==> job 6693: inputs <==
==> flow/design.v (excerpt) <==
module alu_top (
    input  logic        clk,
    input  logic [31:0] op1,
    input  logic [31:0] op2,
    input  logic [3:0]  alu_ctrl,
    output logic [31:0] alu_result,
    output logic        zero
    );
clock: 4.7 ns
lec_check: 0
cap_margin: 5
core_margin: 2
core_utilization: 72
cts_cluster_diameter: 317
cts_cluster_size: 34
place_density: 0.65
setup_slack_margin: 1.32
slew_margin: 20
run.sh (not shown) runs the stock make flow with config.mk's settings and CLKGATE_MAP_FILE=.
==> inputs of job 6399, as changes to job 6693 <==
Settings changed: ABC_AREA set to 1, CAP_MARGIN 5 to 20, CORE_UTILIZATION 72 to 71, CTS_CLUSTER_DIAMETER 317 to not set, CTS_CLUSTER_SIZE 34 to not set, PLACE_DENSITY 0.65 to 0.6, SETUP_SLACK_MARGIN 1.32 to -0.13.
==> flow/constraint.sdc (replaced) <==
create_clock -name core_clock -period 1.31 [get_ports {clk}]
set_input_delay 0.2620 -clock core_clock [delete_from_list [all_inputs] [get_ports {clk}]]
set_output_delay 0.2620 -clock core_clock [all_outputs]
set_load 0.01 [all_outputs]
==> inputs of job 8595, as changes to job 6693 <==
Settings changed: CAP_MARGIN 5 to 20, CORE_ASPECT_RATIO set to 0.5, CORE_UTILIZATION 72 to 61, CTS_CLUSTER_DIAMETER 317 to not set, CTS_CLUSTER_SIZE 34 to 10, PLACE_DENSITY 0.65 to 0.6, SETUP_SLACK_MARGIN 1.32 to not set.
==> flow/constraint.sdc (replaced) <==
create_clock -name core_clock -period 7.0 [get_ports {clk}]
set_input_delay 1.4000 -clock core_clock [delete_from_list [all_inputs] [get_ports {clk}]]
set_output_delay 1.4000 -clock core_clock [all_outputs]
set_load 0.01 [all_outputs]
==> summary.txt <==
Results of the implementation run.

The floorplan step set the die height to 136.5 µm. After synthesis the cells add up to 12460 µm². Routability-driven placement finished with a final weighted congestion of 1.306. The first error in the log reads "[ERROR DPL-0033] detailed placement checks failed during check placement". It got as far as 3_5_place_dp and failed there. The flow did not finish.

The average footprint of a synthesized cell is 5.570 µm². The net count after synthesis is 2405.
(the above is from job 6399)
==> summary.txt <==
Results of the implementation run.

The weighted congestion reported at the end of routability-driven placement came out at 1.379. The largest combinational cell category by area is AND-OR/OR-AND gates. It got as far as 5_1_grt and failed there. Before placement the cells fill 73.90% of the core. The fraction of registers with async set/reset is 0%. The flow did not finish.

The vertical die dimension is 134.7 µm. The post-synth design cell area is 12300 µm². The average instance in the mapped netlist occupies 7.541 µm². The tool reported: "[ERROR GRT-0116] Global routing finished with congestion. Check the congestion regions in the DRC Viewer". The net count after synthesis is 1799.
(the above is from job 6693)
==> summary.txt <==
Here are the numbers from the latest Yosys + OpenROAD run.

The cell area that synthesis handed to floorplanning was 12300 µm². The number of cells on the worst hold path is 1. The number of warnings reported in the yosys synthesis log came out at 2. The flow ran to the end and the layout has no timing, DRC or antenna violations.

The worst slack at placement came out at 1.193 ns. RePlAce ended its routability-driven mode at a weighted congestion of 1.237. The average footprint of a synthesized cell came out at 7.541 µm². Detailed routing inserted a total of 15.37k vias. The power drawn by the clock network came out at 0.000546 W. The share of final layout cell area taken by non-clock buffers came out at 9.741%. The number of instances in the placed design came out at 1905. The placeable core area is 19590 µm².
(the above is from job 8595)

==> inputs of 09-19 <==
==> flow/design.v <==
`timescale 1ns / 1ps
module alu_top (
    input  logic        clk,
    input  logic [31:0] op1,
    input  logic [31:0] op2,
    input  logic [3:0]  alu_ctrl,
    output logic [31:0] alu_result,
    output logic        zero
    );
logic [31:0] op1_q;
logic [31:0] op2_q;
logic [3:0]  alu_ctrl_q;
logic [31:0] result_d;
logic        zero_d;
always_ff @(posedge clk)
begin
    op1_q      <= op1;
    op2_q      <= op2;
    alu_ctrl_q <= alu_ctrl;
    alu_result <= result_d;
    zero       <= zero_d;
end
alu computation (
    .op1(op1_q),
    .op2(op2_q),
    .alu_ctrl(alu_ctrl_q),
    .alu_result(result_d),
    .zero(zero_d)
    );
endmodule

`timescale 1ns / 1ps
module alu (
    input logic [31:0] op1,
    input logic [31:0] op2,
    input logic [3:0] alu_ctrl,
    output logic [31:0] alu_result,
    output logic zero
    );
logic [31:0]add_result;
logic [31:0]sub_result;
logic [31:0]and_result;
logic [31:0]or_result;
logic [31:0]xor_result;
logic [31:0]sll_result;
logic [31:0]srl_result;
logic [31:0]sra_result;
logic [31:0]slt_result;
logic [31:0]sltu_result;
assign add_result = op1 + op2 ;
assign sub_result = op1 - op2 ;
assign or_result  = op1 | op2 ; 
assign and_result = op1 & op2 ;
assign xor_result  = op1 ^ op2 ;
assign sll_result  = op1 << op2 ;
assign srl_result  = op1 >> op2 ;
assign sra_result  = $signed(op1) >>> op2 ;
assign slt_result  = ($signed(op1) < $signed(op2)) ? 1 : 0 ;
assign sltu_result  = (op1 < op2) ? 1 : 0 ;
always@(*)
begin
    case(alu_ctrl)
       4'b0000: alu_result = add_result ;
       4'b1000: alu_result = sub_result ;
       4'b0001: alu_result = sll_result ;
       4'b0010: alu_result = slt_result ;
       4'b0011: alu_result = sltu_result ;
       4'b0100: alu_result = xor_result ;
       4'b0101: alu_result = srl_result ;
       4'b1101: alu_result = sra_result ;
       4'b0110: alu_result = or_result ;
       4'b0111: alu_result = and_result ;
       default: alu_result = 32'b0 ;
    endcase
end
assign zero = (alu_result == 0)? 1 : 0 ;    
endmodule
==> flow/run.sh <==
#!/bin/bash
# the make line also repeats each setting of config.mk as NAME=value (left out here)
make -C /OpenROAD-flow-scripts/flow DESIGN_CONFIG=/design/flow/config.mk WORK_HOME=/design/flow/orfs CLKGATE_MAP_FILE= finish
==> flow/config.mk <==
export PLATFORM = sky130hd
export DESIGN_NAME = alu_top
export DESIGN_NICKNAME = alu_top
export VERILOG_FILES = /design/flow/design.v
export SDC_FILE = /design/flow/constraint.sdc
export NUM_CORES = 4
export LEC_CHECK = 0
export CAP_MARGIN = 20
export CORE_MARGIN = 2
export CORE_UTILIZATION = 72
export CTS_CLUSTER_SIZE = 34
export PLACE_DENSITY = 0.65
export SLEW_MARGIN = 20
==> flow/constraint.sdc <==
create_clock -name core_clock -period 4.7 [get_ports {clk}]
set_input_delay 0.9400 -clock core_clock [delete_from_list [all_inputs] [get_ports {clk}]]
set_output_delay 0.9400 -clock core_clock [all_outputs]
set_load 0.01 [all_outputs]
==> 09-07 (differences from 09-19) <==
Settings changed: ABC_AREA from default to 1, CORE_UTILIZATION 72 to 71, CTS_CLUSTER_SIZE 34 to 10, PLACE_DENSITY 0.65 to 0.6, SETUP_SLACK_MARGIN from default to 0.19.
==> flow/constraint.sdc (replaced) <==
create_clock -name core_clock -period 1.34 [get_ports {clk}]
set_input_delay 0.2680 -clock core_clock [delete_from_list [all_inputs] [get_ports {clk}]]
set_output_delay 0.2680 -clock core_clock [all_outputs]
set_load 0.01 [all_outputs]
==> 12-01 (differences from 09-19) <==
Settings changed: CORE_UTILIZATION 72 to 40, CTS_CLUSTER_SIZE 34 to default, PLACE_DENSITY 0.65 to 0.6.
==> flow/constraint.sdc (replaced) <==
create_clock -name core_clock -period 6.09 [get_ports {clk}]
set_input_delay 1.2180 -clock core_clock [delete_from_list [all_inputs] [get_ports {clk}]]
set_output_delay 1.2180 -clock core_clock [all_outputs]
set_load 0.01 [all_outputs]
==> 03-12 (differences from 09-19) <==
Settings changed: ABC_AREA from default to 1, CORE_UTILIZATION 72 to 71, CTS_CLUSTER_SIZE 34 to 97, PLACE_DENSITY 0.65 to 0.6, SETUP_SLACK_MARGIN from default to 0.19.
==> flow/constraint.sdc (replaced) <==
create_clock -name core_clock -period 1.34 [get_ports {clk}]
set_input_delay 0.2680 -clock core_clock [delete_from_list [all_inputs] [get_ports {clk}]]
set_output_delay 0.2680 -clock core_clock [all_outputs]
set_load 0.01 [all_outputs]
==> summary.txt <==
run metrics: Failed at=3_5_place_dp, row cnt=48, Yosys chip area=12460 um^2, Init Core Util=0.7229, Error=[ERROR DPL-0033] detailed placement checks failed during check placement., Synth top cells by count=nand2_1, nand3_1, nor2_1, cell accounting for the most synthesized area=nand2_1, Cells after Synth=2237, outcome=aborted with a tool error
The numbers above come from 03-12.

==> summary.txt <==
impl run done, here's what came out: cell area after synthesis=12300 um^2, switching power=1030 uW, Init Core Util=0.4042, design area=14320 um^2, Least-Margin Pin Slew=1.174 ns, cell accounting for the most synthesized area=dfxtp_1, outcome=timing/DRC/antenna clean, Yosys chip area=12300 um^2, Synth top cells by count=nor2_1, a21oi_1, nand2_1, comb_multi_in=1297, Cells after Synth=1631, row cnt=64, Flops after synth=101, CTS Buf Count=9, total power=2526 uW
The numbers above come from 12-01.

==> summary.txt <==
run metrics: outcome=aborted with a tool error, Failed at=5_1_grt, Error=[ERROR GRT-0116] Global routing finished with congestion. Check the congestion regions in the DRC Viewer., Synth top cells by count=nor2_1, a21oi_1, nand2_1, Area contributors post-synth=dfxtp_1, ha_1, mux4_2, grt peak-use layer=met2, Cells after Synth=1631, IO buf count=101, Yosys chip area=12300 um^2, CORE AREA=16640 um^2, cell accounting for the most synthesized area=dfxtp_1, floorplan net count=1799, row cnt=47, Chip Height=134.7 um, Init Core Util=0.7390
The numbers above come from 09-19.

==> summary.txt <==
run metrics: outcome=aborted with a tool error, Failed at=3_5_place_dp, Error=[ERROR DPL-0033] detailed placement checks failed during check placement., Die Width=136.5 um, Init Core Util=0.7229, cell accounting for the most synthesized area=nand2_1, Synth top cells by count=nand2_1, nand3_1, nor2_1, Cells after Synth=2237, row cnt=48
The numbers above come from 09-07.

No activity file was given, so power comes from the tool's default toggle rates.
